// DilatedCausal1DConv
module DilatedCausal1DConv #(
    parameter integer DILATION_FACTOR = 2,
    parameter integer KERNEL_SIZE = 3,
    parameter integer INPUT_CHANNELS = 16,
    parameter integer OUTPUT_CHANNELS = 16
)(
    input clk,
    input reset,
    input wire [INPUT_CHANNELS*8-1:0] x,  
    output reg [OUTPUT_CHANNELS*8-1:0] y,  
    input h_write,
    input [7:0] h_index_channel,
    input [7:0] h_index_filter,
    input [7:0] h_value    
    );
    localparam integer TAPS = DILATION_FACTOR*(KERNEL_SIZE-1) + 1;
    reg signed [7:0] h [0:INPUT_CHANNELS*KERNEL_SIZE-1];        
    reg signed [7:0] x_delay [0:INPUT_CHANNELS*TAPS-1];          
    reg signed [15:0] mul [0:INPUT_CHANNELS*KERNEL_SIZE-1];
    reg signed [15:0] sum [0:OUTPUT_CHANNELS-1];
    integer i,j;
    always @(posedge clk or posedge reset) begin
        if(reset) begin
        for(i = 0; i <= INPUT_CHANNELS-1; i= i+1) begin
            for (j = 0; j <= (DILATION_FACTOR*(KERNEL_SIZE-1)); j = j + 1) begin
                x_delay[i*TAPS+j] <= 8'sh0;
            end           
        end
    end
        else begin
        for(i = 0; i <= INPUT_CHANNELS-1; i= i+1) begin
            for(j=(DILATION_FACTOR*(KERNEL_SIZE-1)); j>0; j=j-1) begin
                x_delay[i*TAPS+j] <= x_delay[i*TAPS+j-1];
            end
            x_delay[i*TAPS] <= x[i*8 +: 8];
        end
    end
end
    always @ (posedge clk or posedge reset) begin  
        if(reset) begin
            for(i = 0; i <= INPUT_CHANNELS-1; i= i+1) begin
                for(j=0; j<KERNEL_SIZE; j=j+1) begin
                    h[i*KERNEL_SIZE+j] <= 8'd1 + j;
                end
            end
        end
        else begin
            for(i = 0; i <= INPUT_CHANNELS-1; i= i+1) begin
                for(j=0; j<KERNEL_SIZE; j=j+1) begin
                    if(h_write == 1 && h_index_channel == i && h_index_filter == j) begin
                        h[i*KERNEL_SIZE+j] <= h_value;
                    end
                end
            end
        end
    end    
  ...
For scale: ~1200 flip-flops, about 280 I/O pins, ~0.16 mm2 of cells after synthesis.
make LEC_CHECK=0 ABC_AREA=0 CAP_MARGIN=15 CORE_ASPECT_RATIO=1.17 CORE_MARGIN=2 CORE_UTILIZATION=72 CTS_CLUSTER_DIAMETER=44 CTS_CLUSTER_SIZE=37 MAX_ROUTING_LAYER=met5 PLACE_DENSITY_LB_ADDON=0.18 SETUP_SLACK_MARGIN=1.81 SLEW_MARGIN=20 TNS_END_PERCENT=70 finish   # period 6.23 ns
run.sh (not shown) runs the stock make flow with config.mk's settings and CLKGATE_MAP_FILE=.
The starting point completed, yet does not pass: setup timing.
Then changed:
ABC_AREA = unset   (was 0)
CAP_MARGIN = 20   (was 15)
CORE_ASPECT_RATIO = unset   (was 1.17)
CORE_UTILIZATION = 68   (was 72)
CTS_CLUSTER_DIAMETER = unset   (was 44)
CTS_CLUSTER_SIZE = unset   (was 37)
MAX_ROUTING_LAYER = unset   (was met5)
PLACE_DENSITY_LB_ADDON = unset   (was 0.18)
SETUP_SLACK_MARGIN = unset   (was 1.81)
TNS_END_PERCENT = unset   (was 70)
clock period = 5.12 ns   (was 6.23 ns; I/O delays follow)
After rerunning: The changed run finished with setup timing left; routed wire length falls by 18%; worst setup slack loses 0.56 ns; clock skew drops by 0.036 ns; sequential share of layout area hardly moves; global-route usage shrinks by 6.1 points; die area rose by 5.8%; clock power is lower by about 3%; combinational power came out higher by 17%; area after synthesis is unchanged; first-iteration DRC count falls by 42%.

========
== v7 ==
DilatedCausal1DConv again, from the RTL that the note above started with.
// DilatedCausal1DConv
module DilatedCausal1DConv #(
    parameter integer DILATION_FACTOR = 2,
    parameter integer KERNEL_SIZE = 3,
    parameter integer INPUT_CHANNELS = 16,
    parameter integer OUTPUT_CHANNELS = 16
)(
    input clk,
    input reset,
    input wire [INPUT_CHANNELS*8-1:0] x,  
    output reg [OUTPUT_CHANNELS*8-1:0] y,  
    input h_write,
    input [7:0] h_index_channel,
    input [7:0] h_index_filter,
    input [7:0] h_value    
    );
    localparam integer TAPS = DILATION_FACTOR*(KERNEL_SIZE-1) + 1;
    reg signed [7:0] h [0:INPUT_CHANNELS*KERNEL_SIZE-1];        
    reg signed [7:0] x_delay [0:INPUT_CHANNELS*TAPS-1];          
    reg signed [15:0] mul [0:INPUT_CHANNELS*KERNEL_SIZE-1];
    reg signed [15:0] sum [0:OUTPUT_CHANNELS-1];
    integer i,j;
    always @(posedge clk or posedge reset) begin
        if(reset) begin
        for(i = 0; i <= INPUT_CHANNELS-1; i= i+1) begin
            for (j = 0; j <= (DILATION_FACTOR*(KERNEL_SIZE-1)); j = j + 1) begin
                x_delay[i*TAPS+j] <= 8'sh0;
            end           
        end
    end
        else begin
        for(i = 0; i <= INPUT_CHANNELS-1; i= i+1) begin
            for(j=(DILATION_FACTOR*(KERNEL_SIZE-1)); j>0; j=j-1) begin
                x_delay[i*TAPS+j] <= x_delay[i*TAPS+j-1];
            end
            x_delay[i*TAPS] <= x[i*8 +: 8];
        end
    end
end
    always @ (posedge clk or posedge reset) begin  
        if(reset) begin
            for(i = 0; i <= INPUT_CHANNELS-1; i= i+1) begin
                for(j=0; j<KERNEL_SIZE; j=j+1) begin
                    h[i*KERNEL_SIZE+j] <= 8'd1 + j;
                end
            end
        end
        else begin
            for(i = 0; i <= INPUT_CHANNELS-1; i= i+1) begin
                for(j=0; j<KERNEL_SIZE; j=j+1) begin
                    if(h_write == 1 && h_index_channel == i && h_index_filter == j) begin
                        h[i*KERNEL_SIZE+j] <= h_value;
                    end
                end
            end
        end
    end    
always @(*) begin
    for(i = 0; i <= INPUT_CHANNELS-1; i= i+1) begin
        sum[i] = 0;
  ...
clock: 5.24 ns
lec_check: 0
cap_margin: 20
core_margin: 2
core_utilization: 40
gpl_timing_driven: 0
slew_margin: 20
tns_end_percent: 55
Status v7: flow complete, layout not clean - setup timing
Relative to v7, the following input files were edited for v50:
Settings: putting CTS_CLUSTER_SIZE at 13 where nothing was set; clearing TNS_END_PERCENT, which used to be 55; clearing GPL_TIMING_DRIVEN, which used to be 0; swapping 40 for 72 in CORE_UTILIZATION; swapping 5.24 for 6.55 in the clock period (ns, I/O delays scaled along).
==> results <==
- As for a clean layout from v50 and v7, there is none.
- From the logs: v50 reached the end of the flow and failed the layout checks with setup timing.
- In v7 the implementation completed, yet the final layout does not meet the checks, the culprit being setup timing.
- Cmp v50 and v7 / sequential power / lower: v50
- v7 has higher setup violation total in the final timing report than v50.
- From v7 to v50 the numbers moved as follows: max-slew headroom at the worst pin dropped 11 points, routed wire length went up by 5.5%.
- Compared with v7, v50 ends up with more cell area.
- Per the comparison of v50 with v7, total power divided by cell area went down; multi-input logic portion of the cell area went down; via count went up; logic depth of the worst register-to-register path went up.
What v5 does differently from v50 at the input level:
Settings: setting CTS_CLUSTER_DIAMETER to 345 for the first time; setting HOLD_SLACK_MARGIN to -0.08 for the first time; changing the clock period (ns, I/O delays scaled along) from 6.55 to 3.86.
Every stage of v50 finished as expected; the final checks, on the other hand, flagged setup timing, which means the layout fails.
v5 finished all stages; layout check result: FAIL, due to setup timing.
Per the comparison of v5 with v50, flip-flop count comparable; part of the cycle the worst path needs higher; sequential share of layout area now smaller; all-layer global routing usage increased by 1.1 points relative to the old numbers.
Measured against each other, v5 and v50 differ in total power, the lower figure coming from v50.
Slowest stage cell on the critical path = dfstp_2: v50; slowest stage cell on the critical path = fa_1: v5
The worst hold slack was comparable across v5 and v50.
v50 → v5: areal power density over the cells went up by 59 mW/mm², final critical path time including I/O delays and setup climbed 0.036 ns, maximum root-to-sink buffer count about even.
Edits applied to the flow inputs when going from v5 to v39:
Settings: HOLD_SLACK_MARGIN: -0.08 -> unset; CORE_UTILIZATION: 72 -> 40; CTS_CLUSTER_DIAMETER: 345 -> unset; CTS_CLUSTER_SIZE: 13 -> unset; the clock period (ns, I/O delays scaled along): 3.86 -> 6.95.
==> results <==
v39 has completed all stages; timing, DRC and antenna checks passed.
Compared with v5, in v39 routed wire length dropped 11%, count of vias placed by the detailed router dropped 15919, final standard cell area without fillers dropped 6.3%, fmax climbed about 1.1%, non-clock buffer count dropped 1739.
v39 vs v5, total power went down by 39%.
Lower required time of the critical path goes to v5 over v39.

========
## v44
DilatedCausal1DConv again, from the RTL that the note above started with.
export LEC_CHECK = 0
export CAP_MARGIN = 20
export CORE_MARGIN = 2
export CORE_UTILIZATION = 65
export CTS_CLUSTER_DIAMETER = 35
export SETUP_SLACK_MARGIN = 1.3
export SLEW_MARGIN = 20
create_clock -name core_clock -period 6.39 [get_ports {clk}]
v44 completed end to end; final checks failed (setup timing).
> inputs changed (v44 -> v9)
# v44
export LEC_CHECK = 0
export CAP_MARGIN = 20
export CORE_MARGIN = 2
export CORE_UTILIZATION = 65
export CTS_CLUSTER_DIAMETER = 35
export SETUP_SLACK_MARGIN = 1.3
export SLEW_MARGIN = 20
create_clock -name core_clock -period 6.39 [get_ports {clk}]
# v9
export LEC_CHECK = 0
export CAP_MARGIN = 20
export CORE_ASPECT_RATIO = 0.5
export CORE_MARGIN = 2
export CORE_UTILIZATION = 40
export CTS_CLUSTER_DIAMETER = 218
export SLEW_MARGIN = 20
create_clock -name core_clock -period 7.0 [get_ports {clk}]
## What came out
No stage failed in v9, and the final checks on the layout all came back clean. v44: flow complete, layout not clean; failing: setup timing. For v9, the worst setup path startpoint was h[15][4]$_DFFE_PP0P_, unlike v44, where it was h[27][0]$_DFFE_PP1P_. Summary of the comparison: fmax is higher in v9, relative to v44. v9 vs. v44: total wire length after detailed routing went down by 35 mm. Against v44, v9 reports a total power that is lower. Measured against each other, v44 and v9 differ in detailed-route wire length on metal 1, the lower figure coming from v9. Total inserted antenna cells, v44 and v9, higher one = v44. Between v44 and v9, combinational share of power decreased.
Input changes introduced in v45 (baseline for comparison: v9):
# v9
export LEC_CHECK = 0
export CAP_MARGIN = 20
export CORE_ASPECT_RATIO = 0.5
export CORE_MARGIN = 2
export CORE_UTILIZATION = 40
export CTS_CLUSTER_DIAMETER = 218
export SLEW_MARGIN = 20
create_clock -name core_clock -period 7.0 [get_ports {clk}]
# v45
export LEC_CHECK = 0
export CAP_MARGIN = 20
export CORE_MARGIN = 2
export CORE_UTILIZATION = 59
export CTS_CLUSTER_DIAMETER = 52
export CTS_CLUSTER_SIZE = 52
export MAX_ROUTING_LAYER = met4
export SETUP_SLACK_MARGIN = 1.3
export SLEW_MARGIN = 20
create_clock -name core_clock -period 4.91 [get_ports {clk}]
Notes after the runs:
- STATUS run=v45 STAGES=ALL_DONE FINAL_CHECKS=FAILED CAUSE=setup timing
- Going from v9 to v45, the part of the total power dissipated in the clock network was found to have gone up by 1.4 points.
- Diff v9 -> v45 | final area | up by more than 10%
- Relative to v9, global routing met3 resource utilization increased by 1.3 points in v45.
- Combined area of all synthesized cells came out exactly the same in v45 and v9.
- v45 — combinational cell fraction of total power 4.0 points higher, v9 as reference
- Highest metal layer used by the detailed router = met4: v45; highest metal layer used by the detailed router = met5: v9
- Measured against each other, v45 and v9 differ in count of clock-buffer cells in the layout, the higher figure coming from v45.
- v9 → v45: multiplexer fraction of the synthesized cell area held, instance count on the critical path shrank by about 13%, utilization saw an increase, reported net switching power grew by about 80%, global placer's final weighted congestion shows an increase of 7.7%.
- v9 reports its start point of the critical path as h[15][4]$_DFFE_PP0P_ while v45 reports x_delay[49][3]$_DFF_PP0_.
Input changes introduced in v57 (baseline for comparison: v45):
# v45
export LEC_CHECK = 0
export CAP_MARGIN = 20
export CORE_MARGIN = 2
export CORE_UTILIZATION = 59
export CTS_CLUSTER_DIAMETER = 52
export CTS_CLUSTER_SIZE = 52
export MAX_ROUTING_LAYER = met4
export SETUP_SLACK_MARGIN = 1.3
export SLEW_MARGIN = 20
create_clock -name core_clock -period 4.91 [get_ports {clk}]
# v57
export LEC_CHECK = 0
export CAP_MARGIN = 20
export CORE_ASPECT_RATIO = 0.85
export CORE_MARGIN = 2
export CORE_UTILIZATION = 72
export CTS_CLUSTER_SIZE = 13
export PLACE_DENSITY = 0.95
export SLEW_MARGIN = 20
create_clock -name core_clock -period 6.55 [get_ports {clk}]
==> comparison <==
Share of the yosys chip area belonging to registers came out exactly the same in v45 and v57.
v57 | ERROR | global routing (5_1_grt)
Reported for v45 and v57, count of boundary I/O pins turned out identical to the last digit.
Re async set or reset register ratio after synthesis: no difference whatsoever between v57 and v45.
Cmp v45 and v57 / number of rows in the core area / lower: v57
Going from v45 to v57, horizontal die dimension shrank slightly.
In v57, the routability congestion estimate from global placement came out about 2.5% above the value in v45.
NOTE vertical die size v45->v57 decreased by more than 10%
No activity file was given, so power comes from the tool's default toggle rates.
